$ cat design/flow/config.mk
export PLATFORM = sky130hd
export DESIGN_NAME = IDP_encoder_42
export DESIGN_NICKNAME = IDP_encoder_42
export VERILOG_FILES = /design/flow/design.v
export SDC_FILE = /design/flow/constraint.sdc
export NUM_CORES = 4
export LEC_CHECK = 0
export ABC_AREA = 0
export CAP_MARGIN = 10
export CELL_PAD_IN_SITES_GLOBAL_PLACEMENT = 1
export CORE_MARGIN = 2
export CORE_UTILIZATION = 72
export CTS_CLUSTER_DIAMETER = 60
export CTS_CLUSTER_SIZE = 10
export GPL_ROUTABILITY_DRIVEN = 0
export GPL_TIMING_DRIVEN = 1
export MAX_ROUTING_LAYER = met5
export SETUP_SLACK_MARGIN = 4.95
export SLEW_MARGIN = 20
export TNS_END_PERCENT = 30
$ cat design/flow/constraint.sdc
create_clock -name core_clock -period 16.6 [get_ports {clock}]
set_input_delay 3.3200 -clock core_clock [delete_from_list [all_inputs] [get_ports {clock}]]
set_output_delay 3.3200 -clock core_clock [all_outputs]
set_load 0.01 [all_outputs]
$ cat design/flow/design.v
`timescale 1ns / 1ps
module IDP_encoder_42(   
    input wire[29 - 1 : 0] datain,     
    input wire clock,
    output reg[41:0] codeout     
    );
    reg [3:0] code_reg;
    wire [41 - 4 : 0] code_wire;     
    reg [27 - 1 : 0] r_msb;    
    always @(datain) begin       
        if(datain < 102334155) begin   
            code_reg[3:0] = 4'b0000;
            r_msb = datain; 
        end
        else if( (datain >= 102334155) && (datain < 165580141) ) begin
            code_reg[3:0] = 4'b0001;
            r_msb = datain - 63245986; 
        end
        else if( (datain >= 165580141) && (datain < 267914296) ) begin
            code_reg[3:0] = 4'b1000;
            r_msb = datain - 165580141; 
        end
        else if( (datain >= 267914296) && (datain < (165580141 * 2)) ) begin
            code_reg[3:0] = 4'b1001;
            r_msb = datain - 63245986 - 165580141; 
        end
        else if( (datain >= (165580141 * 2)) && (datain < 433494437) ) begin
            code_reg[3:0] = 4'b0011;
            r_msb = datain - 63245986 - 267914296; 
        end
        else if( (datain >= 433494437) && (datain < (267914296 * 2)) ) begin
            code_reg[3:0] = 4'b1100;
            r_msb = datain - 267914296 - 165580141; 
        end
        else if( (datain >= (267914296 * 2)) && (datain < (267914296 * 2 + 63245986)) ) begin
            code_reg[3:0] = 4'b0110;
            r_msb = datain - (267914296 * 2); 
        end
        else if( (datain >= (267914296 * 2 + 63245986)) && (datain < 701408733) ) begin
            code_reg[3:0] = 4'b0111;
            r_msb = datain - (267914296 * 2) - 63245986; 
        end
        else if( (datain >= 701408733) && (datain < (701408733 + 63245986)) ) begin
            code_reg[3:0] = 4'b1110;
            r_msb = datain - (267914296 * 2) - 165580141; 
        end
        else begin
            code_reg[3:0] = 4'b1111;
            r_msb = datain - (267914296 * 2) - 165580141 - 63245986; 
        end
    end
    wire [26 - 1 : 0] r37;
    wire [26 - 1 : 0] r36;
    wire [25 - 1 : 0] r35;
    wire [24 - 1 : 0] r34;
    wire [24 - 1 : 0] r33;
    wire [23 - 1 : 0] r32;
    wire [22 - 1 : 0] r31;
    wire [22 - 1 : 0] r30;
    wire [21 - 1 : 0] r29;
    wire [20 - 1 : 0] r28;
    wire [19 - 1 : 0] r27;
    wire [19 - 1 : 0] r26;
    wire [18 - 1 : 0] r25;
    wire [17 - 1 : 0] r24;
    wire [17 - 1 : 0] r23;
    wire [16 - 1 : 0] r22;
    wire [15 - 1 : 0] r21;
    wire [15 - 1 : 0] r20;
    wire [14 - 1 : 0] r19;
    wire [13 - 1 : 0] r18;
    wire [13 - 1 : 0] r17;
    wire [12 - 1 : 0] r16;
    wire [11 - 1 : 0] r15;
    wire [10 - 1 : 0] r14;
    wire [10 - 1 : 0] r13;
    wire [9 - 1 : 0] r12;
    wire [8 - 1 : 0] r11;
    wire [8 - 1 : 0] r10;
    wire [7 - 1 : 0] r09;
    wire [6 - 1 : 0] r08;
    wire [6 - 1 : 0] r07;
    wire [5 - 1 : 0] r06;
    wire [4 - 1 : 0] r05;
    wire [3 - 1 : 0] r04;
    wire [3 - 1 : 0] r03;
    wire [2 - 1 : 0] r02;
    wire [1 - 1 : 0] r01;
    assign r37 = (code_wire[37] == 0) ? (r_msb) : (r_msb - 39088169);
    assign r36 = (code_wire[36] == 0) ? (r37) : (r37 - 24157817);
    assign r35 = (code_wire[35] == 0) ? (r36) : (r36 - 14930352);
    assign r34 = (code_wire[34] == 0) ? (r35) : (r35 - 9227465);
    assign r33 = (code_wire[33] == 0) ? (r34) : (r34 - 5702887);
    assign r32 = (code_wire[32] == 0) ? (r33) : (r33 - 3524578);
    assign r31 = (code_wire[31] == 0) ? (r32) : (r32 - 2178309);
    assign r30 = (code_wire[30] == 0) ? (r31) : (r31 - 1346269);
    assign r29 = (code_wire[29] == 0) ? (r30) : (r30 - 832040);
    assign r28 = (code_wire[28] == 0) ? (r29) : (r29 - 514229);
    assign r27 = (code_wire[27] == 0) ? (r28) : (r28 - 317811);
    assign r26 = (code_wire[26] == 0) ? (r27) : (r27 - 196418);
    assign r25 = (code_wire[25] == 0) ? (r26) : (r26 - 121393);
    assign r24 = (code_wire[24] == 0) ? (r25) : (r25 - 75025);
    assign r23 = (code_wire[23] == 0) ? (r24) : (r24 - 46368);
    assign r22 = (code_wire[22] == 0) ? (r23) : (r23 - 28657);
    assign r21 = (code_wire[21] == 0) ? (r22) : (r22 - 17711);
    assign r20 = (code_wire[20] == 0) ? (r21) : (r21 - 10946);
    assign r19 = (code_wire[19] == 0) ? (r20) : (r20 - 6765);
    assign r18 = (code_wire[18] == 0) ? (r19) : (r19 - 4181);
    assign r17 = (code_wire[17] == 0) ? (r18) : (r18 - 2584);
    assign r16 = (code_wire[16] == 0) ? (r17) : (r17 - 1597);
    assign r15 = (code_wire[15] == 0) ? (r16) : (r16 - 987);
    assign r14 = (code_wire[14] == 0) ? (r15) : (r15 - 610);
    assign r13 = (code_wire[13] == 0) ? (r14) : (r14 - 377);
    assign r12 = (code_wire[12] == 0) ? (r13) : (r13 - 233);
    assign r11 = (code_wire[11] == 0) ? (r12) : (r12 - 144);
    assign r10 = (code_wire[10] == 0) ? (r11) : (r11 - 89);
    assign r09 = (code_wire[09] == 0) ? (r10) : (r10 - 55);
    assign r08 = (code_wire[08] == 0) ? (r09) : (r09 - 34);
    assign r07 = (code_wire[07] == 0) ? (r08) : (r08 - 21);
    assign r06 = (code_wire[06] == 0) ? (r07) : (r07 - 13);
    assign r05 = (code_wire[05] == 0) ? (r06) : (r06 - 8);
    assign r04 = (code_wire[04] == 0) ? (r05) : (r05 - 5);
    assign r03 = (code_wire[03] == 0) ? (r04) : (r04 - 3);
    assign r02 = (code_wire[02] == 0) ? (r03) : (r03 - 2);
    assign r01 = (code_wire[01] == 0) ? (r02) : (r02 - 1);
    assign code_wire[37] = (r_msb < 39088169) ? (0) : ( (r_msb >= 63245986) ? (1) : (code_reg[0]) );
    assign code_wire[36] = (r37 < 24157817) ? (0) : ( (r37 >= 39088169) ? (1) : (code_wire[37]) );
    assign code_wire[35] = (r36 < 14930352) ? (0) : ( (r36 >= 24157817) ? (1) : (code_wire[36]) );
    assign code_wire[34] = (r35 < 9227465) ? (0) : ( (r35 >= 14930352) ? (1) : (code_wire[35]) );
    assign code_wire[33] = (r34 < 5702887) ? (0) : ( (r34 >= 9227465) ? (1) : (code_wire[34]) );
    assign code_wire[32] = (r33 < 3524578) ? (0) : ( (r33 >= 5702887) ? (1) : (code_wire[33]) );
    assign code_wire[31] = (r32 < 2178309) ? (0) : ( (r32 >= 3524578) ? (1) : (code_wire[32]) );
    assign code_wire[30] = (r31 < 1346269) ? (0) : ( (r31 >= 2178309) ? (1) : (code_wire[31]) );
    assign code_wire[29] = (r30 < 832040) ? (0) : ( (r30 >= 1346269) ? (1) : (code_wire[30]) );
    assign code_wire[28] = (r29 < 514229) ? (0) : ( (r29 >= 832040) ? (1) : (code_wire[29]) );
    assign code_wire[27] = (r28 < 317811) ? (0) : ( (r28 >= 514229) ? (1) : (code_wire[28]) );
    assign code_wire[26] = (r27 < 196418) ? (0) : ( (r27 >= 317811) ? (1) : (code_wire[27]) );
    assign code_wire[25] = (r26 < 121393) ? (0) : ( (r26 >= 196418) ? (1) : (code_wire[26]) );
    assign code_wire[24] = (r25 < 75025) ? (0) : ( (r25 >= 121393) ? (1) : (code_wire[25]) );
    assign code_wire[23] = (r24 < 46368) ? (0) : ( (r24 >= 75025) ? (1) : (code_wire[24]) );
    assign code_wire[22] = (r23 < 28657) ? (0) : ( (r23 >= 46368) ? (1) : (code_wire[23]) );
    assign code_wire[21] = (r22 < 17711) ? (0) : ( (r22 >= 28657) ? (1) : (code_wire[22]) );
    assign code_wire[20] = (r21 < 10946) ? (0) : ( (r21 >= 17711) ? (1) : (code_wire[21]) );
    assign code_wire[19] = (r20 < 6765) ? (0) : ( (r20 >= 10946) ? (1) : (code_wire[20]) );
    assign code_wire[18] = (r19 < 4181) ? (0) : ( (r19 >= 6765) ? (1) : (code_wire[19]) );
    assign code_wire[17] = (r18 < 2584) ? (0) : ( (r18 >= 4181) ? (1) : (code_wire[18]) );
    assign code_wire[16] = (r17 < 1597) ? (0) : ( (r17 >= 2584) ? (1) : (code_wire[17]) );
    assign code_wire[15] = (r16 < 987) ? (0) : ( (r16 >= 1597) ? (1) : (code_wire[16]) );
    assign code_wire[14] = (r15 < 610) ? (0) : ( (r15 >= 987) ? (1) : (code_wire[15]) );
    assign code_wire[13] = (r14 < 377) ? (0) : ( (r14 >= 610) ? (1) : (code_wire[14]) );
    assign code_wire[12] = (r13 < 233) ? (0) : ( (r13 >= 377) ? (1) : (code_wire[13]) );
    assign code_wire[11] = (r12 < 144) ? (0) : ( (r12 >= 233) ? (1) : (code_wire[12]) );
    assign code_wire[10] = (r11 < 89) ? (0) : ( (r11 >= 144) ? (1) : (code_wire[11]) );
    assign code_wire[9] = (r10 < 55) ? (0) : ( (r10 >= 89) ? (1) : (code_wire[10]) );
    assign code_wire[8] = (r09 < 34) ? (0) : ( (r09 >= 55) ? (1) : (code_wire[9]) );
    assign code_wire[7] = (r08 < 21) ? (0) : ( (r08 >= 34) ? (1) : (code_wire[8]) );
    assign code_wire[6] = (r07 < 13) ? (0) : ( (r07 >= 21) ? (1) : (code_wire[7]) );
    assign code_wire[5] = (r06 < 8) ? (0) : ( (r06 >= 13) ? (1) : (code_wire[6]) );
    assign code_wire[4] = (r05 < 5) ? (0) : ( (r05 >= 8) ? (1) : (code_wire[5]) );
    assign code_wire[3] = (r04 < 3) ? (0) : ( (r04 >= 5) ? (1) : (code_wire[4]) );
    assign code_wire[2] = (r03 < 2) ? (0) : ( (r03 >= 3) ? (1) : (code_wire[3]) );
    assign code_wire[1] = (r02 < 1) ? (0) : ( (r02 >= 2) ? (1) : (code_wire[2]) );
    assign code_wire[0] = r01;
    always @(posedge clock) begin
        codeout[41 - 4 : 0] <= code_wire;
        codeout[41 : 41 - 3] <= code_reg;
    end
endmodule
$ cat design/flow/run.sh
#!/bin/bash
# the make line also repeats each setting of config.mk as NAME=value (left out here)
make -C /OpenROAD-flow-scripts/flow DESIGN_CONFIG=/design/flow/config.mk WORK_HOME=/design/flow/orfs CLKGATE_MAP_FILE= finish
==> results of run 1 <==
==> run summary, run 1 <==
Figures from the flow reports.

Logic synthesis:
- The run gives the area of the mapped netlist as roughly 0.043 mm2.
- The run gives the share of flip-flops with an asynchronous set or reset after synthesis as 0%.
- The run gives the fraction of the mapped netlist area in simple logic gates as a little under a third.
- The chip area line in the Yosys stat output reads 0.0435 mm2.
- After synthesis the netlist holds a flip-flop and latch count of 42.
- The synthesis report names the predominant flop master as sky130_fd_sc_hd__dfxtp_1.
- Warnings reported by Yosys during synthesis add up to 1.
- The run gives the dominant combinational cell family by area after synthesis as AND-OR/OR-AND gates.
- The run gives the total cells reported by yosys after synthesis as 6063.
- The run puts the number of distinct library cells after synthesis at approximately 210.
- The run puts the fraction of synthesized area in multiplexers at 4.07%.
- The run gives the top-area cell type share of the netlist area as 9.21%.
- Ranked by total cell area, the synthesized netlist is headed by sky130_fd_sc_hd__xnor2_1 (9.2%), sky130_fd_sc_hd__nor2_1 (4.8%), sky130_fd_sc_hd__nand2_1 (4.0%).
- For this run the top cell type by instance count after synthesis was sky130_fd_sc_hd__nor2_1.
- The run puts the gate count after technology mapping at 6063.
- The run gives the average footprint of a synthesized cell as 7.17 um2.
- The run gives the post-synthesis share of cell area spent on full adders, half adders and majority gates as 2.62%.
- The run gives the floorplan net count as roughly 6.2k.
- The synthesized netlist devotes ~40% of its cell area to compound gates.
- The synthesized design spends more area on one cell type than any other, namely sky130_fd_sc_hd__xnor2_1.
- Counting flops with a built-in enable in the synthesized netlist gives 0.
- The run gives the sequential area share after synthesis as under 10%.
- The run gives the parity-gate share of the synthesized area counting xor and xnor cells as 13.8%.
- The commonest cells after synthesis are sky130_fd_sc_hd__nor2_1 (551), sky130_fd_sc_hd__nand2_1 (467), sky130_fd_sc_hd__xnor2_1 (457).

Die:
- The run puts the area enclosed by the die boundary at between 0.06 and 0.07 mm2.
- The run puts the horizontal die dimension at 250 um.
- For this configuration, the core starts out at a cell density of 72.4%.
- The run puts the number of rows created at floorplan at 90.
- The run gives the floorplan die height as around 250 um.
- The core region is 0.0600 mm2.

Run status:
- The first error in the log reads "[ERROR GPL-0301] Utilization 114.058 % exceeds 100%".
- The stage where the run came to a stop is 3_1_place_gp_skip_io.
- The run stopped with a tool error.
==> run 2, diff against run 1 <==
- ABC_AREA: 0 -> unset
- CAP_MARGIN: 10 -> 20
- CELL_PAD_IN_SITES_GLOBAL_PLACEMENT: 1 -> unset
- CORE_UTILIZATION: 72 -> 70
- CTS_CLUSTER_DIAMETER: 60 -> 291
- CTS_CLUSTER_SIZE: 10 -> 21
- GPL_ROUTABILITY_DRIVEN: 0 -> unset
- GPL_TIMING_DRIVEN: 1 -> unset
- MAX_ROUTING_LAYER: met5 -> unset
- SETUP_SLACK_MARGIN: 4.95 -> unset
- TNS_END_PERCENT: 30 -> 85
- clock period: 16.6 -> 58.9 ns (I/O delays scaled with it)
==> run summary, run 2 <==
Figures from the flow reports.

Die:
- The run puts the number of placed I/O pins at 72.
- The run puts the horizontal die dimension at 253 um.
- The run puts the initial core utilization at 70.6%.
- After floorplanning, the core was divided into just over 90 placement rows.
- The die is 253 um tall.
- The run gives the area enclosed by the die boundary as 0.0641 mm2.
- The run puts the area of the core at roughly 0.062 mm2.

Logic synthesis:
- The run gives the fraction of the mapped netlist area in simple logic gates as 30.1%.
- The run puts the area of the mapped netlist at 0.0435 mm2.
- The run gives the parity-gate share of the synthesized area counting xor and xnor cells as between 10% and 20%.
- For this design, Yosys synthesis ends with a cell count of about 6.1k.
- The run gives the number of distinct library cells after synthesis as 213.
- The run gives the post-synthesis share of cell area spent on full adders, half adders and majority gates as roughly 2.6%.
- The post-synth register bit count is between 40 and 50.
- The run gives the top-area cell type share of the netlist area as 9.21%.
- Synthesis produced 6063 cells.
- The post-synth count of flops with an enable pin is 0.
- The main area contributors are sky130_fd_sc_hd__xnor2_1 (9.2%), sky130_fd_sc_hd__nor2_1 (4.8%), sky130_fd_sc_hd__nand2_1 (4.0%).
- Per the post-synthesis stats, the area per cell is between 7 and 8 um2.
- The run gives the main flop type after synthesis as sky130_fd_sc_hd__dfxtp_1.
- In the synthesized netlist, the dominant kind of combinational cell is AND-OR/OR-AND gates.
- The run gives the sequential area share after synthesis as under 10%.
- The chip area line in the Yosys stat output reads 0.0435 mm2.
- The run gives the warning count from the yosys run as 1.
- In the synthesized netlist, mux cells make up under 10% of the area.
- Per the post-synthesis report, the nets total 6184.
- The run gives the biggest area consumer among synthesized cells as sky130_fd_sc_hd__xnor2_1.
- The run gives the area fraction in compound gates as between 40% and 50%.
- The run gives the share of flip-flops with an asynchronous set or reset after synthesis as 0%.
- sky130_fd_sc_hd__nor2_1 is the most common cell in the netlist.
- The commonest cells after synthesis are sky130_fd_sc_hd__nor2_1 (551), sky130_fd_sc_hd__nand2_1 (467), sky130_fd_sc_hd__xnor2_1 (457).

Placement:
- The run puts the number of port buffers at 71.
- After its last routability iteration, the placer logged a weighted congestion of 1.20.

Run status:
- The flow did not finish.
- The run gives the last stage the flow got to as 3_5_place_dp.
- The first error in the log reads "[ERROR DPL-0033] detailed placement checks failed during check placement".
[run 2: through the flow]
| stage | cell area [um2] | setup TNS [ns] | instances |
|---|---|---|---|
| global placement | 61500 | -0.704 | 8909 |
| floorplan | 45300 | -34.06 | 6063 |
==> run 3, diff against run 2 <==
- ABC_AREA: unset -> 1
- CAP_MARGIN: 20 -> 40
- CELL_PAD_IN_SITES_GLOBAL_PLACEMENT: unset -> 1
- CORE_UTILIZATION: 70 -> 19
- CTS_CLUSTER_DIAMETER: 291 -> 338
- CTS_CLUSTER_SIZE: 21 -> 10
- GPL_ROUTABILITY_DRIVEN: unset -> 0
- GPL_TIMING_DRIVEN: unset -> 0
- MAX_ROUTING_LAYER: unset -> met5
- TNS_END_PERCENT: 85 -> 30
- clock period: 58.9 -> 43.1 ns (I/O delays scaled with it)
==> run summary, run 3 <==
Implementation run completed; key figures follow.

Drt:
- The run puts the number of search-and-repair iterations in the first detailed-routing pass at 6.
- The run gives the total vias in the final route as 44.5k.
- The run gives the mean routed wirelength per cell as 14.2 um.
- Dividing the detail-routed via count by the number of cells gives 4.40.
- The run puts the remaining number of nets flagged by the antenna check after routing at 0.
- The run gives the first-iteration detailed-routing DRC count as between 2k and 2.5k.
- The run puts the total wirelength of the detailed-routed design at around 140000 um.
- The DRC violation total left in the routed layout is recorded as 0.

Logic synthesis:
- Looking at the cell usage after synthesis, the top flip-flop cell is sky130_fd_sc_hd__dfxtp_1.
- The run puts the fraction of the mapped netlist area in simple logic gates at 68.3%.
- The run puts the post-synthesis share of cell area spent on full adders, half adders and majority gates at 2.96%.
- The run gives the top-area cell type share of the netlist area as 20.1%.
- The run puts the floorplan net count at 6914.
- Counting flops with a built-in enable in the synthesized netlist gives 0.
- The synthesized netlist handed to floorplanning was reported with a cell count of 6794.
- The run gives the sequential area share after synthesis as 2.21%.
- The run gives the area fraction in compound gates as 7.12%.
- sky130_fd_sc_hd__nand2_1 takes more of the synthesized area than any other cell.
- The run puts the average footprint of a synthesized cell at 5.61 um2.
- The main area contributors are sky130_fd_sc_hd__nand2_1 (20%), sky130_fd_sc_hd__nand2_2 (11%), sky130_fd_sc_hd__nand3_1 (9.6%).
- The run gives the parity-gate share of the synthesized area counting xor and xnor cells as 4.88%.
- The run puts the fraction of synthesized area in multiplexers at 0%.
- The chip area line in the Yosys stat output reads 0.0381 mm2.
- The synthesized netlist occupies a cell area of around 0.038 mm2.
- Counting the warning lines in the Yosys log gives 1.
- The run puts the number of register bits inferred by synthesis at ~42.
- After synthesis, the netlist uses 83 different library cells.
- The run gives the most numerous cell in the Yosys netlist as sky130_fd_sc_hd__nand2_1.
- The run puts the share of flip-flops with an asynchronous set or reset after synthesis at 0%.
- In the synthesized netlist, the dominant kind of combinational cell is simple AND/OR/NAND/NOR gates.
- After synthesis, the most frequently instantiated cells are sky130_fd_sc_hd__nand2_1 (2039), sky130_fd_sc_hd__nand3_1 (732), sky130_fd_sc_hd__nand2_2 (640).
- The synth_stat.txt file lists the number of cells as 6794.

Die:
- The run gives the initial core utilization as around a fifth.
- The run gives the horizontal die dimension as between 400 and 500 um.
- The run gives the floorplan die height as ~450 um.
- The run gives the number of rows created at floorplan as about 160.
- The overall die size recorded for this design is 0.204 mm2.
- Per the OpenROAD floorplan log, the area of the core is 0.199 mm2.
- The run gives the number of placed I/O pins as 72.

Worst hold path:
- The path with the worst hold slack has its endpoint at codeout[40].
- For the worst min-delay path, the startpoint reported by OpenROAD is datain[12].
- The run gives the path category of the worst min-delay check as input pin to register.
- The run gives the cell count of the worst hold path as 6.

Global routing:
- The run puts the remaining global-route overflow at 0.
- The run gives the pin count of the biggest net entering global routing as 16.
- Across every metal layer, demand over resource in global routing totals 13.5%.
- The first global-routing pass estimated 229000 um of wire.
- The via count of the first global-routing pass came to 43.0k.
- The run gives the number of antenna violations at the first check in global routing as 4.

Timing:
- The run gives the worst slew margin relative to its limit as 60.6%.
- The final timing summary puts the cycle share of the worst path at 111%.
- For the pin with the worst max-slew slack, the measured transition is 0.585 ns.
- The run puts the maximum clock frequency at approximately 21 MHz.
- The final hold violation count recorded for this run is 0.
- In the post-route analysis, the smallest setup slack over all paths is -4.95 ns.
- The run gives the shortest clock period the worst path allows after layout as 48.05 ns.
- The run puts the final setup violation count at 10.
- The run puts the count of final max-slew check failures at 0.
- The most critical hold endpoint after final layout shows a slack of about 9 ns.
- Setup repair after global routing could not meet its margin everywhere.

CTS:
- The run gives the clock-pin slew reported for the worst setup and hold paths after clock tree synthesis as 0.12 ns.
- The run gives the number of buffers between clock root and the deepest sink as 2.
- The run gives the quantity of hold-fixing buffers added after cts as 0.
- The run gives the maximum level of the CTS H-tree as 2.
- TritonCTS created 5 clock buffers.
- The run gives the clock tree from TritonCTS as done.
- The run gives the clock tree root buffer cell as sky130_fd_sc_hd__clkbuf_16.
- The run gives the clock sink count as 42.

Job:
- The run gives the number of warnings the tools reported as 80.
- Across the run, the number of max-cap violations was 0.

Setup path:
- Broken down by cell family, the worst path's largest delay share belongs to simple AND/OR/NAND/NOR gates.
- The critical path runs through a total of 381 cells.
- The run gives the maximum net fanout on the critical path as 10.
- The launch point of the critical path was reported as datain[26].
- According to the timing report, the critical path is captured at codeout[0].
- The run puts the number of buffer and inverter instances along the worst setup path at 80.
- The run gives the critical-path cell with the highest stage delay as sky130_fd_sc_hd__nor3_4.
- The run gives the nature of the critical path endpoint as a register.
- Among the stages of the critical path, the cell type that occurs most often is sky130_fd_sc_hd__nand2_2.
- The setup path with the least slack is of type input pin to register.
- The run gives the data arrival time of the worst path as between 40 and 50 ns.
- STA classifies the critical path startpoint as an input pin.
- The longest incremental delay of any stage on the critical path is reported as 0.37 ns.
- The run puts the required arrival time at the worst endpoint at 43.42 ns.

Placement:
- The run gives the pre-CTS worst setup slack as -10.34 ns.
- The run puts the HPWL reported at the end of detailed placement at about 110000 um.
- The run gives the total placed instance area as about 0.043 mm2.
- Buffers placed on the I/O ports in this run total 62.

Final layout:
- At the end of the flow, the number of nets in the layout was 7563.
- The final report gives the standard cell area, fillers excluded, as 0.0516 mm2.
- Compared with the post-synthesis result, the final layout area differs by 35.3%.
- The run puts the end-of-flow core utilization at 25.9%.

Run status:
- The flow ran to the end, but the layout failed its checks.
- The violated checks flagged are negative setup slack.
## run 3: layout make-up
type | count | area (um2)
Buffer | 153 | 2300
Tap cell | 2656 | 3320
Clock inverter | 3 | 23.8
Fill cell | 22500 | 148000
Inverter | 905 | 3770
Multi-Input combinational cell | 5692 | 35600
Clock buffer | 5 | 125
Antenna cell | 1 | 2.50
Sequential cell | 42 | 841
Timing Repair Buffer | 644 | 5620
## run 3: what timing repair did
action | in CTS | in global routing
gates resized | 673 | 286
pin swaps | 363 | 271
setup endpoints to repair | 14 | 14
gates cloned | 21 | 6
buffers inserted | 438 | 119
## run 3: layer usage
| layer | track usage (%) | wire, um |
|---|---|---|
| met4 | 2.61 | 2660 |
| met3 | 0.791 | 4220 |
| met1 | 18.3 | 68000 |
| met2 | 23.5 | 68400 |
| met5 | 0 | 13 |
## run 3: stage by stage
stage	TNS, ns	cells
detailed placement	-97.36	9512
finish	-33.82	10100
CTS	-31.35	9975
global placement	-96.61	9512
floorplan	-6.28	6794
global route	-67.39	10100
==> run 4, diff against run 3 <==
- CAP_MARGIN: 40 -> 20
- CELL_PAD_IN_SITES_GLOBAL_PLACEMENT: 1 -> unset
- CORE_UTILIZATION: 19 -> 69
- CTS_CLUSTER_DIAMETER: 338 -> 60
- GPL_ROUTABILITY_DRIVEN: 0 -> unset
- GPL_TIMING_DRIVEN: 0 -> unset
- MAX_ROUTING_LAYER: met5 -> unset
- PLACE_DENSITY: unset -> 0.37
- TNS_END_PERCENT: 30 -> unset
- clock period: 43.1 -> 82.4 ns (I/O delays scaled with it)
==> run summary, run 4 <==
Implementation run completed; key figures follow.

Drt:
- In this run, the number of DRC markers left after iteration 0 of detailed routing was 3653.
- The run puts the mean routed wirelength per cell at 14.4 um.
- The run puts the antenna diode count at 0.
- The run puts the detailed-route DRC error count at 0.
- The first detailed-routing pass ran for 6 iterations.
- The count of nets left with antenna violations once routing finished came out at 0.
- The run gives the via density per instance as about 5.6.
- The run puts the total vias in the final route at 41.9k.
- In the post-route report, total wirelength is listed as 107000 um.

Global routing:
- The run puts the first-pass GRT wire length at 175000 um.
- The run puts the via count of the first global-routing pass at 36.6k.
- The number of antenna violations at the first check in global routing is 2.
- The run puts the pin count of the biggest net entering global routing at 36.
- The run gives the remaining global-route overflow as 0.
- Overall routing resource usage recorded by global route was 35.8%.

Setup path:
- The STA report counts the stages on the worst setup path as 372.
- The run gives the number of buffer and inverter instances along the worst setup path as 54.
- The run gives the data arrival time of the worst path as 67.50 ns.
- The critical path starts at datain[2].
- The run gives the critical-path cell with the highest stage delay as sky130_fd_sc_hd__clkdlybuf4s50_1.
- The timing report attributes the biggest portion of critical-path delay to simple AND/OR/NAND/NOR gates.
- The worst setup path is captured at a register.
- The worst setup path is launched from an input pin.
- The most numerous cell type found on the critical path is sky130_fd_sc_hd__nand2_1.
- The most critical setup path has its endpoint at codeout[0].
- The run gives the maximum net fanout on the critical path as 35.
- The run gives the type of the worst setup path as input pin to register.
- The run gives the required arrival time at the worst endpoint as 82.69 ns.
- The run gives the peak per-stage delay on the critical path as 0.79 ns.

Timing:
- The run puts the final setup violation count at 0.
- Summed over all failing endpoints, the final setup total negative slack is 0 ns.
- Per the final timing report, the hold violations number 0.
- The run puts the maximum clock frequency at 14.9 MHz.
- After layout, the worst path uses between 80% and 90% of the clock period.
- Subtracting the final worst setup slack from the clock period gives 67.21 ns.
- Setup repair after global routing left no endpoint under its margin.
- The run gives the count of final max-slew check failures as 0.
- The run puts the worst slew margin relative to its limit at between 40% and 50%.
- The run gives the worst hold margin as 17.23 ns.
- The run puts the slew at the pin with the worst max-slew slack at a little under 0.9 ns.

Final layout:
- The run gives the total of fill cells in the finished design as 5385.
- The run gives the final net count as 6837.
- Compared with the post-synthesis result, the final layout area differs by -0.473%.

Die:
- The run puts the floorplan die height at 239 um.
- The run puts the area enclosed by the die boundary at ~0.057 mm2.
- The run gives the number of rows created at floorplan as around 86.
- The floorplan step set the die width to 239 um.
- The run gives the initial core utilization as a little over two thirds.
- During I/O placement, the number of pins put on the boundary was 72.
- The run puts the area of the core at 0.0549 mm2.

Logic synthesis:
- The run gives the number of enable-type register cells in the synthesized netlist as 0.
- The run gives the fraction of the mapped netlist area in simple logic gates as 68.3%.
- The run gives the parity-gate share of the synthesized area counting xor and xnor cells as 4.88%.
- The run gives the fraction of synthesized area in multiplexers as 0%.
- The synthesis report lists the most area-consuming cells as sky130_fd_sc_hd__nand2_1 (20%), sky130_fd_sc_hd__nand2_2 (11%), sky130_fd_sc_hd__nand3_1 (9.6%).
- The run puts the chip area from the yosys synthesis statistics at 0.0381 mm2.
- Of the combinational cells, the family taking the most area is simple AND/OR/NAND/NOR gates.
- After Yosys synthesis, full adders, half adders and majority gates account for 2.96% of the synthesized area.
- The run puts the area of the mapped netlist at 0.0381 mm2.
- The run gives the floorplan net count as about 6.9k.
- The run puts the area fraction in compound gates at 7.12%.
- After synthesis, the most frequently instantiated cells are sky130_fd_sc_hd__nand2_1 (2039), sky130_fd_sc_hd__nand3_1 (732), sky130_fd_sc_hd__nand2_2 (640).
- The run gives the main flop type after synthesis as sky130_fd_sc_hd__dfxtp_1.
- The run puts the number of register bits inferred by synthesis at 42.
- The run gives the top-area cell type share of the netlist area as 20.1%.
- The run gives the average footprint of a synthesized cell as 5.61 um2.
- The run puts the sequential area share after synthesis at 2.21%.
- The run gives the biggest area consumer among synthesized cells as sky130_fd_sc_hd__nand2_1.
- The run gives the number of distinct library cells after synthesis as just over 80.
- The run gives the most numerous cell in the Yosys netlist as sky130_fd_sc_hd__nand2_1.
- The run gives the warning count from the yosys run as 1.
- After technology mapping, the gate count stands at roughly 6.8k.
- The run gives the share of flip-flops with an asynchronous set or reset after synthesis as 0%.
- The run gives the total cells reported by yosys after synthesis as 6794.

Run status:
- The flow ran to the end and the layout has no timing, DRC or antenna violations.

Worst hold path:
- Note that the worst hold path type here is input pin to register.
- For the worst min-delay path, the startpoint reported by OpenROAD is datain[27].
- The endpoint of the worst hold path is reported as codeout[40].
- The run puts the cell count of the worst hold path at 5.

Placement:
- In the placement report, post-DP HPWL is listed as 86800 um.
- The run puts the placer's final routability congestion estimate at between 1 and 1.5.
- The run puts the number of port buffers at 71.

CTS:
- TritonCTS built the clock tree.
- After clock tree synthesis, the repair step resized 0 gates.
- The run gives the clock-pin slew reported for the worst setup and hold paths after clock tree synthesis as roughly 0.1 ns.
- The run gives the number of setup buffers added after CTS as 0.
- The run gives the clock tree root buffer cell as sky130_fd_sc_hd__clkbuf_16.
- In this run, post-CTS hold repair placed 0 buffers.
- The run puts the number of buffers between clock root and the deepest sink at 2.
- The run puts the clock sink count at approximately 42.
- The CTS report gives the tree buffer count as 5.
- The run puts the maximum level of the CTS H-tree at 2.

Job:
- Per the run summary, max-cap violations total 0.
- The run puts the number of warnings the tools reported at a little under 80.
-- run 4: metal layers --
metal / wire (um) / up-vias / track usage, %
met5: 0 / - / 0
met4: 3920 / 0 / 14.0
met3: 6760 / 280 / 3.86
met2: 48100 / 1480 / 58.9
met1: 47800 / 18700 / 47.9
li1: - / 21400 / -
-- run 4: area by class of cell --
type	instances	area, um2	share of cell area (%)
Timing Repair Buffer	73	726	1.91
Tap cell	704	881	2.32
Multi-Input combinational cell	5690	31700	83.7
Sequential cell	42	841	2.22
Clock buffer	5	125	0.330
Inverter	905	3600	9.49
Clock inverter	3	23.8	0.0627
-- run 4: stage by stage --
stage / instance area, um2 / std cells / worst slack, ns / util, %
global placement: 37800 / 7414 / 17.37 / 68.8
global route: 37900 / 7422 / 9.83 / 69.1
finish: 37900 / 7422 / 15.19 / 69.1
floorplan: 38100 / 6794 / 27.92 / -
detailed placement: 37800 / 7414 / 15.68 / 68.8
CTS: 37900 / 7422 / 15.88 / 69.1
==> run 5, diff against run 4 <==
- ABC_AREA: 1 -> unset
- CORE_ASPECT_RATIO: unset -> 0.77
- CORE_UTILIZATION: 69 -> 40
- CTS_CLUSTER_DIAMETER: 60 -> 54
- CTS_CLUSTER_SIZE: 10 -> 32
- GPL_TIMING_DRIVEN: unset -> 0
- MIN_ROUTING_LAYER: unset -> met1
- PLACE_DENSITY: 0.37 -> unset
- clock period: 82.4 -> 70.0 ns (I/O delays scaled with it)
==> run summary, run 5 <==
Implementation run completed; key figures follow.

Run status:
- The flow ran to the end and the layout has no timing, DRC or antenna violations.

Setup path:
- Per STA, the worst path accumulates the most delay in the family AND-OR/OR-AND gates.
- The critical path's slowest stage uses the library cell sky130_fd_sc_hd__or4b_4.
- STA classifies the critical path startpoint as an input pin.
- The run gives the required arrival time at the worst endpoint as 70.27 ns.
- The run gives the launching element of the worst setup path as datain[4].
- The run gives the nature of the critical path endpoint as a register.
- The run puts the path length in cells of the critical path at 294.
- In this run the worst path has a maximum fanout of 10.
- The most critical setup path has its endpoint at codeout[1].
- The run puts the data arrival time of the worst path at 68.91 ns.
- The run gives the type of the worst setup path as input pin to register.
- The run gives the number of buffer and inverter instances along the worst setup path as 77.
- The timing report gives the biggest stage delay along the critical path as 0.56 ns.

Timing:
- Based on the critical path, the design can be clocked at up to 14.6 MHz.
- Counting endpoints that fail hold in the final report gives 0.
- The run puts the shortest clock period the worst path allows after layout at 68.63 ns.
- Dividing the final minimum period by the clock period gives between 90% and 100%.
- Headroom to the max-slew limit came out at 22.6%.
- The run puts the slew at the pin with the worst max-slew slack at 1.15 ns.
- The end-of-flow timing check tallies setup violations at 0.
- Per the final report, max-transition violations number 0.

Die:
- The run gives the number of rows created at floorplan as 106.
- The core region is 0.108 mm2.
- The run gives the floorplan die height as 293 um.
- The die is 380 um wide.
- The run puts the initial core utilization at 40.2%.
- The run gives the area enclosed by the die boundary as 0.111 mm2.
- The run gives the number of placed I/O pins as between 70 and 80.

Drt:
- The run gives the total wirelength of the detailed-routed design as 188000 um.
- The routed design ends up with an antenna cell count of 0.
- The routed layout reports a DRC error count of 0.
- The run gives the via density per instance as 6.71.
- The run puts the mean routed wirelength per cell at ~23 um.
- The run gives the total vias in the final route as 54.2k.
- The run puts the first-iteration detailed-routing DRC count at ~6.9k.
- The run puts the remaining number of nets flagged by the antenna check after routing at 0.
- The run puts the number of search-and-repair iterations in the first detailed-routing pass at 7.

Logic synthesis:
- Per the post-synthesis report, the nets total 6184.
- For this run the top cell type by instance count after synthesis was sky130_fd_sc_hd__nor2_1.
- The run gives the top-area cell type share of the netlist area as 9.21%.
- The synthesized design contains 0 enable-type register cells.
- The run gives the main flop type after synthesis as sky130_fd_sc_hd__dfxtp_1.
- The run gives the parity-gate share of the synthesized area counting xor and xnor cells as 13.8%.
- The run gives the gate count after technology mapping as ~6.1k.
- The run gives the average footprint of a synthesized cell as 7.17 um2.
- The run puts the fraction of synthesized area in multiplexers at 4.07%.
- The run gives the area of the mapped netlist as 0.0435 mm2.
- The area recorded from the Yosys report for this design is around 0.043 mm2.
- The run gives the number of register bits inferred by synthesis as 42.
- Summed over all instances, the cell type with the most area after synthesis is sky130_fd_sc_hd__xnor2_1.
- The synthesis report gives the async set-or-reset register share as 0%.
- Of the synthesized area, sequential elements account for 1.93%.
- The run gives the post-synthesis share of cell area spent on full adders, half adders and majority gates as 2.62%.
- The run puts the total cells reported by yosys after synthesis at 6063.
- The run puts the warning count from the yosys run at 1.
- By area the synthesized netlist is led by sky130_fd_sc_hd__xnor2_1 (9.2%), sky130_fd_sc_hd__nor2_1 (4.8%), sky130_fd_sc_hd__nand2_1 (4.0%).
- Of the combinational cells, the family taking the most area is AND-OR/OR-AND gates.
- Sorting the synthesized cells by how often they occur yields sky130_fd_sc_hd__nor2_1 (551), sky130_fd_sc_hd__nand2_1 (467), sky130_fd_sc_hd__xnor2_1 (457).
- For reference, compound AND-OR and OR-AND cells occupy 40.1% of the area reported after synthesis.
- The run gives the fraction of the mapped netlist area in simple logic gates as 30.1%.
- The run puts the number of distinct library cells after synthesis at 213.

Placement:
- Per the detailed placement report, the placed cell area equals 0.0463 mm2.
- The run puts the placer's final routability congestion estimate at 1.04.
- Per the placement report, the placed cell count is 7583.
- The placement report lists the number of port buffers as 62.
- The run gives the HPWL reported at the end of detailed placement as 142000 um.

Job:
- OpenROAD emitted warnings numbering 79.
- The run gives the max-capacitance violation count as 0.

Final layout:
- The run puts the final cell area excluding filler cells at ~0.055 mm2.
- After the last flow step, the layout net total stands at just under 7k.
- The run puts the growth of design area from synthesis to finish at 27.4%.
- The run gives the final non-filler cell total as 8080.

CTS:
- The run puts the maximum level of the CTS H-tree at 2.
- The run gives the clock-pin slew reported for the worst setup and hold paths after clock tree synthesis as 0.11 ns.
- The run puts the number of clock buffers inserted by TritonCTS at 5.
- The run gives the clock tree root buffer cell as sky130_fd_sc_hd__clkbuf_16.
- TritonCTS built the clock tree.
- The run puts the clock sink count at ~42.
- The run gives the number of buffers between clock root and the deepest sink as 2.

Worst hold path:
- The run gives the endpoint with the worst hold slack as codeout[39].
- STA lists the startpoint of the worst hold path as datain[19].
- The tightest min-delay check is of the input pin to register type.
- The run puts the cell count of the worst hold path at 8.

Global routing:
- The run gives the via count of the first global-routing pass as 47.8k.
- The run puts the remaining global-route overflow at 0.
- The run gives the number of antenna violations at the first check in global routing as 0.
- The run puts the pin count of the biggest net entering global routing at 20.
- The run gives the global routing usage summed across all routing layers as 31.1%.
- The first global-routing pass estimated 284000 um of wire.
run 5: repair_timing:
action | in CTS | in global routing
pin swaps | 182 | 253
hold buffers | 0 | 0
setup endpoints to repair | 16 | 8
gates resized | 561 | 474
gates cloned | 1 | 2
setup buffers | 243 | 258
run 5: layer usage:
metal  vias to the layer above  routed length (um)  global-route usage, %
met5                         -                   0                      0
met4                         0                3700                   5.83
li1                      24600                   -                      -
met3                       302               22700                   7.91
met2                      3101               74700                   43.0
met1                     26200               87400                   47.6
run 5: area by class of cell:
type                       instances  area [um2]
sequential                        42         841
timing repair buffer             564        4570
tap                             1458        1820
multi-input combinational       5494       44200
clock buffer                       5         125
inverter                         217         917
clock inverter                     3        25.0
fill                           10500       52800
buffer                           297        2930
run 5: stage by stage:
step           TNS [ns]  hold slack, ns  setup WS (ns)  util (%)
3_5_place_dp    -157.69           14.73         -15.48      42.8
3_3_place_gp    -153.90           14.74         -15.25      42.8
5_1_grt          -0.885           14.69         -0.333      51.2
4_1_cts               0           14.63        0.00193      47.3
2_1_floorplan         0           14.30        0.00945         -
6_report              0           14.69           1.37      51.2
==> run 6, diff against run 5 <==
- CORE_ASPECT_RATIO: 0.77 -> unset
- CORE_UTILIZATION: 40 -> 61
- CTS_CLUSTER_DIAMETER: 54 -> unset
- CTS_CLUSTER_SIZE: 32 -> unset
- GPL_TIMING_DRIVEN: 0 -> unset
- MAX_ROUTING_LAYER: unset -> met4
- MIN_ROUTING_LAYER: met1 -> unset
- SETUP_SLACK_MARGIN: unset -> -2.0
- TNS_END_PERCENT: unset -> 95
- clock period: 70.0 -> 60.3 ns (I/O delays scaled with it)
==> run summary, run 6 <==
Implementation run completed; key figures follow.

Timing:
- The run puts the count of final max-slew check failures at 0.
- Setup repair after global routing could not meet its margin everywhere.
- The smallest clock period supported by the final layout is computed as 61.04 ns.
- The run gives the worst hold margin as around 13 ns.
- The run gives the final hold violation count as 0.
- The run puts the slew at the pin with the worst max-slew slack at around 1.1 ns.
- The run puts the period utilization at 101%.
- The run puts the minimum setup slack in the final design at -0.740 ns.
- The run gives the worst slew margin relative to its limit as 26.8%.
- The run puts the maximum clock frequency at 16.4 MHz.
- The final timing report counts setup violations totalling 4.

Final layout:
- For this run, the share of the core covered by cells in the final layout is roughly four fifths.
- Summing all non-filler instances in the final layout gives an area of 0.0560 mm2.
- The run gives the total of fill cells in the finished design as 5307.
- The run gives the growth of design area from synthesis to finish as 28.7%.
- The run gives the final net count as 7303.

Logic synthesis:
- The run gives the most numerous cell in the Yosys netlist as sky130_fd_sc_hd__nor2_1.
- Yosys reports that the most numerous cell types are sky130_fd_sc_hd__nor2_1 (551), sky130_fd_sc_hd__nand2_1 (467), sky130_fd_sc_hd__xnor2_1 (457).
- For reference, compound AND-OR and OR-AND cells occupy 40.1% of the area reported after synthesis.
- The run gives the top-area cell type share of the netlist area as 9.21%.
- The number of nets in the synthesized netlist is 6184.
- The run puts the parity-gate share of the synthesized area counting xor and xnor cells at 13.8%.
- The stat command in Yosys gives a chip area of 0.0435 mm2.
- The run gives the fraction of synthesized area in multiplexers as 4.07%.
- The run gives the warning count from the yosys run as 1.
- Summing every instance area after synthesis gives 0.0435 mm2.
- The run gives the post-synthesis share of cell area spent on full adders, half adders and majority gates as 2.62%.
- The post-synth register bit count is 42.
- In the synthesized netlist, the dominant kind of combinational cell is AND-OR/OR-AND gates.
- The run puts the average footprint of a synthesized cell at 7.17 um2.
- The run puts the share of flip-flops with an asynchronous set or reset after synthesis at 0%.
- The run gives the fraction of the mapped netlist area in simple logic gates as 30.1%.
- The run gives the biggest area consumer among synthesized cells as sky130_fd_sc_hd__xnor2_1.
- For reference, the top cells by area after synthesis are sky130_fd_sc_hd__xnor2_1 (9.2%), sky130_fd_sc_hd__nor2_1 (4.8%), sky130_fd_sc_hd__nand2_1 (4.0%).
- Yosys stat counts 6063 cells in the synthesized netlist.
- The run gives the number of distinct library cells after synthesis as 213.
- The run gives the number of enable-type register cells in the synthesized netlist as 0.
- The run gives the sequential area share after synthesis as 1.93%.
- The run puts the gate count after technology mapping at between 6k and 7k.
- For this run, the leading register cell type out of synthesis is sky130_fd_sc_hd__dfxtp_1.

Setup path:
- The run gives the kind of cell adding the most delay to the critical path as AND-OR/OR-AND gates.
- The critical path starts at datain[19].
- The run gives the nature of the critical path endpoint as a register.
- The run puts the required arrival time at the worst endpoint at slightly above 60 ns.
- The run gives the critical-path cell with the highest stage delay as sky130_fd_sc_hd__o41ai_1.
- For reference, the most critical setup path is categorized as input pin to register.
- The run gives the data arrival time of the worst path as 61.29 ns.
- Per STA, the endpoint of the critical path is codeout[0].
- The run gives the peak per-stage delay on the critical path as 0.59 ns.
- The run puts the number of buffer and inverter instances along the worst setup path at between 40 and 50.
- Among the stages of the critical path, the cell type that occurs most often is sky130_fd_sc_hd__buf_4.
- The run gives the maximum net fanout on the critical path as 32.
- STA classifies the critical path startpoint as an input pin.
- The run gives the path length in cells of the critical path as about 240.

Drt:
- The run puts the mean routed wirelength per cell at ~21 um.
- The run puts the detailed-route DRC error count at 0.
- The run puts the remaining number of nets flagged by the antenna check after routing at 0.
- The run puts the total vias in the final route at 56.9k.
- The run puts the total wirelength of the detailed-routed design at 174000 um.
- The run puts the number of search-and-repair iterations in the first detailed-routing pass at 11.
- The run gives the first-iteration detailed-routing DRC count as 8347.
- The run gives the via density per instance as 7.01.

Die:
- The run puts the floorplan die height at 271 um.
- The run puts the number of rows created at floorplan at 97.
- The run puts the area enclosed by the die boundary at 0.0734 mm2.
- The run puts the area of the core at 0.0703 mm2.
- For this configuration, the core starts out at a cell density of 61.9%.
- The run puts the number of placed I/O pins at 72.
- The die is between 200 and 300 um wide.

Placement:
- Per the gpl log, the routability congestion estimate is between 1 and 1.5.
- The run gives the total placed instance area as 0.0545 mm2.
- The run gives the HPWL reported at the end of detailed placement as 138000 um.
- The run gives the number of port buffers as 71.

CTS:
- CTS placed an instance of sky130_fd_sc_hd__clkbuf_16 at the clock tree root.
- The run gives the number of clock buffers inserted by TritonCTS as 5.
- The run gives the number of buffers between clock root and the deepest sink as 2.
- The run puts the clock sink count at roughly 42.
- The run gives the clock tree from TritonCTS as done.
- Per the CTS log, the maximum H-tree level is 2.
- The run puts the clock-pin slew reported for the worst setup and hold paths after clock tree synthesis at 0.12 ns.

Global routing:
- The number of antenna violations at the first check in global routing came to 3.
- The run puts the first-pass GRT wire length at 273000 um.
- The run puts the pin count of the biggest net entering global routing at 39.
- The run gives the remaining global-route overflow as 0.
- The run puts the global routing usage summed across all routing layers at between 40% and 50%.
- The run gives the via count of the first global-routing pass as 52.6k.

Worst hold path:
- The launch point of the worst min-delay path is recorded as datain[26].
- The run puts the cell count of the worst hold path at 7.
- The endpoint of the worst hold path is reported as codeout[40].
- The type recorded for the worst min-delay path is input pin to register.

Job:
- In this run the tools logged warnings totalling 83.
- The run puts the max-capacitance violation count at 0.

Run status:
- The run did not pass the layout checks because of negative setup slack.
- The flow ran to the end, but the layout failed its checks.
## run 6: layout make-up
| cell class | instances | area (um2) | share of cell area, % |
|---|---|---|---|
| multi-input cells | 5497 | 41800 | 74.7 |
| clock buffers | 6 | 129 | 0.230 |
| inverters | 217 | 915 | 1.63 |
| diodes | 3 | 7.51 | 0.0134 |
| flip-flops and latches | 42 | 841 | 1.50 |
| repair buffers | 1419 | 11100 | 19.8 |
| well taps | 940 | 1180 | 2.10 |
| clock inverters | 2 | 13.8 | 0.0246 |
## run 6: routing by layer
| metal | up-vias | global-route usage (%) | wire [um] |
|---|---|---|---|
| li1 | 25700 | - | - |
| met1 | 26400 | 55.5 | 67100 |
| met2 | 3879 | 72.2 | 77400 |
| met3 | 1035 | 7.83 | 19100 |
| met4 | 0 | 21.4 | 10200 |
| met5 | - | - | 0 |
## run 6: through the flow
stage	setup slack, ns	instances	TNS [ns]
after global routing	-2.89	8125	-14.75
after floorplan	-4.17	6063	-24.44
final	-0.740	8126	-2.46
after global placement	-0.421	8076	-1.10
after detailed placement	-1.72	8076	-6.97
after CTS	-1.55	8084	-5.93
## run 6: repair_timing
action	4_1_cts	5_1_grt
setup buffers	0	44
gates resized	0	204
setup endpoints to repair	0	7
hold buffers	0	0
==> run 7, diff against run 6 <==
- ABC_AREA: unset -> 0
- CAP_MARGIN: 20 -> 10
- CELL_PAD_IN_SITES_GLOBAL_PLACEMENT: unset -> 0
- CORE_UTILIZATION: 61 -> 58
- CTS_CLUSTER_DIAMETER: unset -> 60
- CTS_CLUSTER_SIZE: unset -> 61
- GPL_ROUTABILITY_DRIVEN: unset -> 0
- GPL_TIMING_DRIVEN: unset -> 1
- MAX_ROUTING_LAYER: met4 -> met5
- PLACE_DENSITY: unset -> 0.42
- SETUP_SLACK_MARGIN: -2.0 -> unset
- TNS_END_PERCENT: 95 -> 30
- clock period: 60.3 -> 60.7 ns (I/O delays scaled with it)
==> run summary, run 7 <==
Implementation run completed; key figures follow.

Die:
- The run puts the area of the core at 0.0743 mm2.
- The share of the core area taken by cells at floorplan is between 50 and 60%.
- The run gives the floorplan die height as ~280 um.
- The horizontal die dimension reported for this design is between 200 and 300 um.
- The floorplan step defined a die boundary enclosing 0.0772 mm2.
- The floorplan has approximately 100 rows.
- During I/O placement, the number of pins put on the boundary was 72.

Drt:
- The run puts the detailed-route DRC error count at 0.
- The run puts the via density per instance at just under 7.
- The run puts the total wirelength of the detailed-routed design at 176000 um.
- The script logs the mean routed wire length per placed instance as approximately 21 um.
- The run gives the first-iteration detailed-routing DRC count as ~7.4k.
- The run puts the number of search-and-repair iterations in the first detailed-routing pass at 20.
- In this run the remaining antenna-violating nets after routing total 0.
- The run puts the total vias in the final route at 57.1k.

Timing:
- The run puts the shortest clock period the worst path allows after layout at 61.01 ns.
- The final timing report gives a worst setup slack of -0.311 ns.
- The run gives the worst hold margin as 12.92 ns.
- Derived from the worst setup path, the maximum achievable clock frequency is 16.4 MHz.
- The run gives the final hold violation count as 0.
- The run gives the worst slew margin relative to its limit as a little under two fifths.
- The run puts the final setup violation count at 3.
- The run gives the slew at the pin with the worst max-slew slack as 0.932 ns.
- Setup repair after global routing could not meet its margin everywhere.
- The run gives the count of final max-slew check failures as 0.
- The run gives the period utilization as 101%.

Logic synthesis:
- According to the Yosys statistics, the synthesized design has a chip area of 0.0435 mm2.
- The run gives the main flop type after synthesis as sky130_fd_sc_hd__dfxtp_1.
- For reference, the top cells by area after synthesis are sky130_fd_sc_hd__xnor2_1 (9.2%), sky130_fd_sc_hd__nor2_1 (4.8%), sky130_fd_sc_hd__nand2_1 (4.0%).
- The run puts the top-area cell type share of the netlist area at 9.21%.
- The run gives the average footprint of a synthesized cell as 7.17 um2.
- For reference, the top logic cell family by area is AND-OR/OR-AND gates.
- The run puts the share of flip-flops with an asynchronous set or reset after synthesis at 0%.
- The run puts the floorplan net count at a little over 6k.
- The run puts the sequential area share after synthesis at 1.93%.
- The run gives the number of enable-type register cells in the synthesized netlist as 0.
- For reference, the mux area share after synthesis is 4.07%.
- The run puts the warning count from the yosys run at 1.
- The mapped netlist covers 0.0435 mm2.
- The run puts the parity-gate share of the synthesized area counting xor and xnor cells at 13.8%.
- The most common cell in the synthesized netlist is sky130_fd_sc_hd__nor2_1.
- The run puts the area fraction in compound gates at 40.1%.
- After technology mapping, the gate count stands at 6063.
- The run gives the biggest area consumer among synthesized cells as sky130_fd_sc_hd__xnor2_1.
- Yosys stat counts 6063 cells in the synthesized netlist.
- The run gives the number of register bits inferred by synthesis as 42.
- By count the netlist is led by sky130_fd_sc_hd__nor2_1 (551), sky130_fd_sc_hd__nand2_1 (467), sky130_fd_sc_hd__xnor2_1 (457).
- The synthesized netlist devotes 2.62% of its cell area to adder and majority cells.
- The run gives the number of distinct library cells after synthesis as 213.
- The run gives the fraction of the mapped netlist area in simple logic gates as 30.1%.

Setup path:
- Looking at the setup timing report, the critical path kind is input pin to register.
- The arrival time of data at the worst endpoint is listed as around 61 ns.
- The run gives the maximum net fanout on the critical path as 16.
- STA classifies the critical path endpoint as a register.
- The run gives the launching element of the worst setup path as datain[23].
- The run gives the capture point of the critical path as codeout[0].
- The run puts the peak per-stage delay on the critical path at ~0.58 ns.
- The run gives the required arrival time at the worst endpoint as 60.94 ns.
- For this design, the slowest cell found on the critical path is sky130_fd_sc_hd__dlygate4sd2_1.
- Among the stages of the critical path, the cell type that occurs most often is sky130_fd_sc_hd__buf_4.
- The run gives the kind of cell adding the most delay to the critical path as AND-OR/OR-AND gates.
- The run puts the path length in cells of the critical path at 244.
- The worst setup path is launched from an input pin.
- The run gives the number of buffer and inverter instances along the worst setup path as 43.

Final layout:
- The finished layout holds 8354 standard cells, fillers aside.
- The run puts the final cell area excluding filler cells at 0.0586 mm2.
- Compared with the post-synthesis result, the final layout area differs by 34.9%.
- The run gives the end-of-flow core utilization as 78.9%.
- The run gives the total of fill cells in the finished design as approximately 5.6k.
- The run gives the final net count as 7504.

Global routing:
- The run puts the via count of the first global-routing pass at 52.0k.
- The run puts the number of antenna violations at the first check in global routing at 2.
- The first global-routing pass estimated roughly 270000 um of wire.
- The run puts the pin count of the biggest net entering global routing at 31.
- Global routing used 41.1% of the available tracks.
- Recorded from the global router log, the overflow total was 0.

CTS:
- Hold repair after CTS inserted 0 buffers.
- The run puts the number of clock buffers inserted by TritonCTS at 5.
- The longest clock path from root to sink contains 2 buffers.
- Looking at the clock tree report, the H-tree level count equals 2.
- The run gives the clock tree root buffer cell as sky130_fd_sc_hd__clkbuf_16.
- The run puts the clock sink count at 42.
- TritonCTS built the clock tree.
- On the reported timing paths, the clock transition at the registers reads 0.10 ns.

Run status:
- The run finished, with violations left.
- A clean result was blocked by negative setup slack.

Job:
- The run gives the number of warnings the tools reported as about 83.
- The tool flagged a number of max-cap violations equal to 0.

Placement:
- The run puts the number of port buffers at 71.
- Per the detailed placement report, the placed cell area equals 0.0552 mm2.
- The run puts the number of placed instances, taps included at 8201.
- The run gives the HPWL reported at the end of detailed placement as 137000 um.

Worst hold path:
- The run gives the cell count of the worst hold path as 8.
- For the worst min-delay path, the startpoint reported by OpenROAD is datain[15].
- The worst hold path belongs to the class input pin to register.
- STA shows the worst min-delay path finishing at codeout[39].
## run 7: what timing repair did
| action | in CTS | in global routing |
|---|---|---|
| gates resized | 87 | 344 |
| endpoints found under the setup margin | 5 | 8 |
| pin swaps | 28 | 186 |
| setup buffers | 18 | 125 |
| cloned | 0 | 1 |
## run 7: cell type report
| class | count | area, um2 | share of cell area [%] |
|---|---|---|---|
| multi-input cells | 5493 | 42800 | 73.0 |
| repair buffers | 1624 | 12700 | 21.7 |
| well taps | 969 | 1210 | 2.07 |
| inverters | 217 | 915 | 1.56 |
| flip-flops and latches | 42 | 841 | 1.43 |
| clock buffers | 6 | 129 | 0.220 |
| clock inverters | 2 | 13.8 | 0.0235 |
| diodes | 1 | 2.50 | 0.00427 |
## run 7: through the flow
step	setup slack, ns	setup TNS (ns)
detailed placement	-1.62	-6.55
floorplan	-3.85	-21.86
global route	-2.23	-10.60
CTS	0.0143	0
global placement	-0.462	-1.19
finish	-0.311	-0.577
## run 7: per-layer routing
metal	GRT usage, %	routed length [um]	up-vias	part of all wire, %
met5	0	0	-	0
met4	16.6	9250	0	5.3
met3	6.48	17300	937	9.9
met2	68.3	79800	3578	45
met1	52.8	69400	26600	40
li1	-	-	26100	-
==> run 8, diff against run 7 <==
- ABC_AREA: 0 -> 1
- CAP_MARGIN: 10 -> 20
- CELL_PAD_IN_SITES_GLOBAL_PLACEMENT: 0 -> unset
- CORE_UTILIZATION: 58 -> 72
- CTS_CLUSTER_DIAMETER: 60 -> 389
- CTS_CLUSTER_SIZE: 61 -> 98
- GPL_ROUTABILITY_DRIVEN: 0 -> unset
- GPL_TIMING_DRIVEN: 1 -> unset
- MAX_ROUTING_LAYER: met5 -> unset
- PLACE_DENSITY: 0.42 -> 0.39
- TNS_END_PERCENT: 30 -> 15
- clock period: 60.7 -> 22.1 ns (I/O delays scaled with it)
==> run summary, run 8 <==
Figures from the flow reports.

Logic synthesis:
- The run puts the parity-gate share of the synthesized area counting xor and xnor cells at 4.88%.
- The largest total area in the synthesized netlist belongs to sky130_fd_sc_hd__nand2_1.
- The run puts the gate count after technology mapping at 6794.
- After synthesis, the chip area reported by Yosys is between 0.03 and 0.04 mm2.
- The run puts the floorplan net count at 6914.
- The run puts the area of the mapped netlist at 0.0381 mm2.
- The run puts the fraction of the mapped netlist area in simple logic gates at 68.3%.
- The run gives the share of flip-flops with an asynchronous set or reset after synthesis as 0%.
- The run puts the fraction of synthesized area in multiplexers at 0%.
- The run gives the average footprint of a synthesized cell as 5.61 um2.
- The run gives the number of enable-type register cells in the synthesized netlist as 0.
- Yosys reports that the most numerous cell types are sky130_fd_sc_hd__nand2_1 (2039), sky130_fd_sc_hd__nand3_1 (732), sky130_fd_sc_hd__nand2_2 (640).
- The run gives the warning count from the yosys run as 1.
- Per the synth log, the flip-flop and latch total comes to about 42.
- Summing the areas of all compound-gate instances in the mapped netlist gives approximately 7.1% of the synthesized area.
- The most used flip-flop cell after synthesis is sky130_fd_sc_hd__dfxtp_1.
- Sorting the synthesized cells by area gives the leading types as sky130_fd_sc_hd__nand2_1 (20%), sky130_fd_sc_hd__nand2_2 (11%), sky130_fd_sc_hd__nand3_1 (9.6%).
- Yosys instantiated no cell more often than sky130_fd_sc_hd__nand2_1.
- By area, the combinational part of the netlist is dominated by simple AND/OR/NAND/NOR gates.
- The run gives the total cells reported by yosys after synthesis as 6794.
- The netlist uses 83 different library cells.
- The run puts the top-area cell type share of the netlist area at 20.1%.
- The run puts the sequential area share after synthesis at 2.21%.
- The run gives the post-synthesis share of cell area spent on full adders, half adders and majority gates as 2.96%.

Die:
- The run puts the area of the core at 0.0524 mm2.
- From left edge to right edge, the die measures 234 um.
- The run puts the initial core utilization at 72.7%.
- The overall die size recorded for this design is about 0.055 mm2.
- The run gives the floorplan die height as 234 um.
- The run puts the number of placed I/O pins at 72.
- The report lists the number of standard-cell rows as 84.

Placement:
- The final weighted congestion recorded by global placement is 1.18.
- The run gives the number of port buffers as 71.

Run status:
- The flow did not finish.
- The first error in the log reads "[ERROR DPL-0038] Utilization greater than 100%, impossible to legalize".
- The flow stopped in 3_5_place_dp.
-- run 8: stage by stage --
step | area (um2)
2_1_floorplan | 39500
3_3_place_gp | 54500
==> run 9, diff against run 8 <==
- ABC_AREA: 1 -> unset
- CTS_CLUSTER_DIAMETER: 389 -> 60
- CTS_CLUSTER_SIZE: 98 -> 10
- PLACE_DENSITY: 0.39 -> unset
- TNS_END_PERCENT: 15 -> unset
- clock period: 22.1 -> 32.3 ns (I/O delays scaled with it)
==> run summary, run 9 <==
Figures from the flow reports.

Run status:
- The run stopped with a tool error.
- It got as far as 3_5_place_dp and failed there.
- The tool reported: "[ERROR DPL-0038] Utilization greater than 100%, impossible to legalize".

Logic synthesis:
- The synthesis run shows the most used standard cells to be sky130_fd_sc_hd__nor2_1 (551), sky130_fd_sc_hd__nand2_1 (467), sky130_fd_sc_hd__xnor2_1 (457).
- The run gives the gate count after technology mapping as 6063.
- According to the Yosys statistics, the synthesized design has a chip area of 0.0435 mm2.
- In the post-synthesis netlist, the cell with the most instances is sky130_fd_sc_hd__nor2_1.
- The run puts the fraction of synthesized area in multiplexers at a little over 4%.
- The run puts the floorplan net count at 6184.
- The run gives the parity-gate share of the synthesized area counting xor and xnor cells as 13.8%.
- The run gives the biggest area consumer among synthesized cells as sky130_fd_sc_hd__xnor2_1.
- Post-synth the commonest register cell is sky130_fd_sc_hd__dfxtp_1.
- The run puts the total cells reported by yosys after synthesis at 6063.
- The run gives the top-area cell type share of the netlist area as under 10%.
- The run puts the post-synthesis share of cell area spent on full adders, half adders and majority gates at 2.62%.
- After synthesis, the share of flip-flops with an asynchronous set or reset is 0%.
- The synthesized netlist devotes a little under a third of its cell area to simple gates.
- The run gives the average footprint of a synthesized cell as 7.17 um2.
- The run gives the area fraction in compound gates as 40.1%.
- Counting distinct cell types in the post-synthesis netlist gives 213.
- The run gives the number of enable-type register cells in the synthesized netlist as 0.
- The synthesis stat section lists a flop and latch total of 42.
- The run gives the dominant combinational cell family by area after synthesis as AND-OR/OR-AND gates.
- The run gives the warning count from the yosys run as 1.
- The run gives the area of the mapped netlist as roughly 0.043 mm2.
- By area the synthesized netlist is led by sky130_fd_sc_hd__xnor2_1 (9.2%), sky130_fd_sc_hd__nor2_1 (4.8%), sky130_fd_sc_hd__nand2_1 (4.0%).
- Sequential cells were found to cover 1.93% of the synthesized design area.

Placement:
- The run gives the placer's final routability congestion estimate as between 1 and 1.5.
- Buffers placed on the I/O ports in this run total 71.

Die:
- The run gives the initial core utilization as 72.4%.
- Row generation in the floorplan step produced about 90 rows.
- 72 I/O pins were placed.
- In this run the horizontal extent of the chip is ~250 um.
- The run puts the area enclosed by the die boundary at 0.0624 mm2.
- The run puts the area of the core at 0.0600 mm2.
- The run puts the floorplan die height at between 200 and 250 um.
[run 9: through the flow]
stage	hold WS, ns	cells
global placement	7.20	9347
floorplan	6.76	6063
